## before
==> flow/design.v <==
module MAC_Unit #(parameter WIDTH=32) (
    input logic clk,
    input logic reset,
    input  logic [WIDTH-1:0] a,
    input  logic [WIDTH-1:0] b,
    output logic [WIDTH*2-1:0] result
);
    logic [WIDTH-1:0] a_reg, b_reg;
    logic [WIDTH*2-1:0] mult_result;  
    always_ff@(posedge clk or posedge reset) begin
        if (reset) begin
            a_reg <= '0;
            b_reg <= '0;
            mult_result <= '0;
            result <= '0;
        end else begin
            a_reg <= a;
            b_reg <= b;
            mult_result <= a_reg * b_reg;  
            result <= mult_result + result;  
        end 
    end
endmodule
export LEC_CHECK = 0
export ABC_AREA = 0
export CAP_MARGIN = 5
export CELL_PAD_IN_SITES_DETAIL_PLACEMENT = 0
export CELL_PAD_IN_SITES_GLOBAL_PLACEMENT = 1
export CORE_ASPECT_RATIO = 0.93
export CORE_MARGIN = 6
export CORE_UTILIZATION = 40
export CTS_CLUSTER_DIAMETER = 249
export MAX_ROUTING_LAYER = met4
export PLACE_DENSITY_LB_ADDON = 0.1
export SLEW_MARGIN = 35
export TNS_END_PERCENT = 25
create_clock -name core_clock -period 9.19 [get_ports {clk}]
run.sh (not shown) runs the stock make flow with config.mk's settings and CLKGATE_MAP_FILE=.
before completed every stage of the flow, and the final layout passed the timing, design-rule and antenna checks.
--- input diff before..after ---
Settings: SLEW_MARGIN: 35 -> 20; CELL_PAD_IN_SITES_GLOBAL_PLACEMENT: 1 -> unset; CORE_MARGIN: 6 -> 2; MAX_ROUTING_LAYER: met4 -> unset; CTS_CLUSTER_SIZE: unset -> 100; CORE_UTILIZATION: 40 -> 62; CAP_MARGIN: 5 -> 20; TNS_END_PERCENT: 25 -> unset; CORE_ASPECT_RATIO: 0.93 -> unset; CELL_PAD_IN_SITES_DETAIL_PLACEMENT: 0 -> unset; PLACE_DENSITY_LB_ADDON: 0.1 -> unset; CTS_CLUSTER_DIAMETER: 249 -> unset; ABC_AREA: 0 -> 1; the clock period (ns, I/O delays scaled along): 9.19 -> 4.49.
==> comparison <==
after -> stages 100% | layout checks FAIL | setup timing. Going from before to after, hold slack shows an increase of 0.0090 ns, setup slack shows a reduction of 2.81 ns. before reports its worst-path cell with the longest stage delay as sky130_fd_sc_hd__dfrtp_1 while after reports sky130_fd_sc_hd__fa_1. Going from before to after, met2 track utilization from global routing has increased; routed wire length has increased; number of inserted diodes has decreased.


## delta
// MAC_Unit: RTL as listed in full above, without the edits since
make LEC_CHECK=0 CAP_MARGIN=20 CORE_MARGIN=2 CORE_UTILIZATION=72 PLACE_DENSITY_LB_ADDON=0.26 SLEW_MARGIN=20 finish   # period 7.36 ns
delta: complete, dirty (negative setup slack)
#### Input delta (tundra over delta)
--- a/flow/config.mk
+++ b/flow/config.mk
@@ -7,2 +7,3 @@
 export LEC_CHECK = 0
+export ABC_AREA = 0
 export CAP_MARGIN = 20
@@ -10,3 +11,6 @@
 export CORE_UTILIZATION = 72
-export PLACE_DENSITY_LB_ADDON = 0.26
+export CTS_CLUSTER_DIAMETER = 376
+export CTS_CLUSTER_SIZE = 10
+export HOLD_SLACK_MARGIN = -0.08
 export SLEW_MARGIN = 20
+export TNS_END_PERCENT = 5
==> flow/constraint.sdc <==
create_clock -name core_clock -period 4.88 [get_ports {clk}]
set_input_delay 0.9760 -clock core_clock [delete_from_list [all_inputs] [get_ports {clk}]]
set_output_delay 0.9760 -clock core_clock [all_outputs]
set_load 0.01 [all_outputs]
## What came out
delta → tundra: overall routed net length now smaller, global-route wire length before repair has decreased, buffer count excluding the clock tree in the final layout saw an increase.
Delta (tundra minus delta): iteration-0 DRC count of the detailed router saw a decrease.
tundra finished every stage; the final checks, however, were not passed, the failures being negative setup slack.
tundra — worst hold slack 0.0079 ns higher, delta as reference
--- input diff tundra..sierra ---
--- a/flow/config.mk
+++ b/flow/config.mk
@@ -7,10 +7,5 @@
 export LEC_CHECK = 0
-export ABC_AREA = 0
 export CAP_MARGIN = 20
 export CORE_MARGIN = 2
-export CORE_UTILIZATION = 72
-export CTS_CLUSTER_DIAMETER = 376
-export CTS_CLUSTER_SIZE = 10
-export HOLD_SLACK_MARGIN = -0.08
+export CORE_UTILIZATION = 18
 export SLEW_MARGIN = 20
-export TNS_END_PERCENT = 5
==> flow/constraint.sdc <==
create_clock -name core_clock -period 8.79 [get_ports {clk}]
set_input_delay 1.7580 -clock core_clock [delete_from_list [all_inputs] [get_ports {clk}]]
set_output_delay 1.7580 -clock core_clock [all_outputs]
set_load 0.01 [all_outputs]
==> comparison <==
- Diff tundra..sierra | sequential cell area fraction in the yosys report | unchanged
- In tundra the implementation ran to completion but is not tape-out ready, as the final checks report negative setup slack.
- sierra completed end to end with timing, DRC and antenna clean.
- | arrival time reported for the critical path endpoint | sierra vs tundra | 0.87 ns higher |
- Against tundra, sierra reports a area of the multi-input gates that is lower.
The following lists how ember was set up differently from sierra:
--- a/flow/config.mk
+++ b/flow/config.mk
@@ -9,3 +9,3 @@
 export CORE_MARGIN = 2
-export CORE_UTILIZATION = 18
+export CORE_UTILIZATION = 40
 export SLEW_MARGIN = 20
==> flow/constraint.sdc <==
create_clock -name core_clock -period 9.0 [get_ports {clk}]
set_input_delay 1.8000 -clock core_clock [delete_from_list [all_inputs] [get_ports {clk}]]
set_output_delay 1.8000 -clock core_clock [all_outputs]
set_load 0.01 [all_outputs]
## What came out
ember ran to completion and came out clean on the timing, design-rule and antenna checks.
Delta (ember minus sierra): clock period minus final worst setup slack grew by 0.33 ns; post-synthesis cell count from yosys held steady; total routing usage reported by global routing grew by 13 points; layout overhead on the synthesized area shrank by 4.5 points; tap cell instance count shrank by 55%.
From sierra to ember the numbers moved as follows: floorplan core area shrank by about 55%, cell area after layout went down.


// MAC_Unit: RTL as listed in full above, without the edits since
clock: 6.77 ns
lec_check: 0
cap_margin: 35
cell_pad_in_sites_global_placement: 0
core_aspect_ratio: 0.71
core_margin: 2
core_utilization: 72
cts_cluster_diameter: 354
cts_cluster_size: 41
gpl_routability_driven: 1
gpl_timing_driven: 1
max_routing_layer: met4
min_routing_layer: met1
setup_slack_margin: -0.41
slew_margin: 20
The baseline completed and failed the layout checks on negative setup slack.
==> next run, changes <==
- CAP_MARGIN: 35 -> 20
- CELL_PAD_IN_SITES_GLOBAL_PLACEMENT: 0 -> unset
- CORE_ASPECT_RATIO: 0.71 -> unset
- CTS_CLUSTER_DIAMETER: 354 -> unset
- CTS_CLUSTER_SIZE: 41 -> unset
- GPL_ROUTABILITY_DRIVEN: 1 -> unset
- GPL_TIMING_DRIVEN: 1 -> unset
- MAX_ROUTING_LAYER: met4 -> unset
- MIN_ROUTING_LAYER: met1 -> unset
- SETUP_SLACK_MARGIN: -0.41 -> unset
- clock period: 6.77 -> 8.96 ns (I/O delays scaled with it)
=> This time the run ran to the end with no violations; final area falls by 8.2%; die area stays flat; wire length went down by 4.5%; count of clock-buffer cells in the layout is lower by 1; setup slack improves by 1.2 ns.
==> next run, changes <==
- ABC_AREA: unset -> 1
- CORE_ASPECT_RATIO: unset -> 0.5
- CTS_CLUSTER_DIAMETER: unset -> 379
- CTS_CLUSTER_SIZE: unset -> 100
- SETUP_SLACK_MARGIN: unset -> 1.22
- clock period: 8.96 -> 4.49 ns (I/O delays scaled with it)
Effect:
- The changed run did not get past global routing on GRT-0116
- area after synthesis climbs by 12%
- synthesized cell count climbs by 47%
- die area climbs by 12%
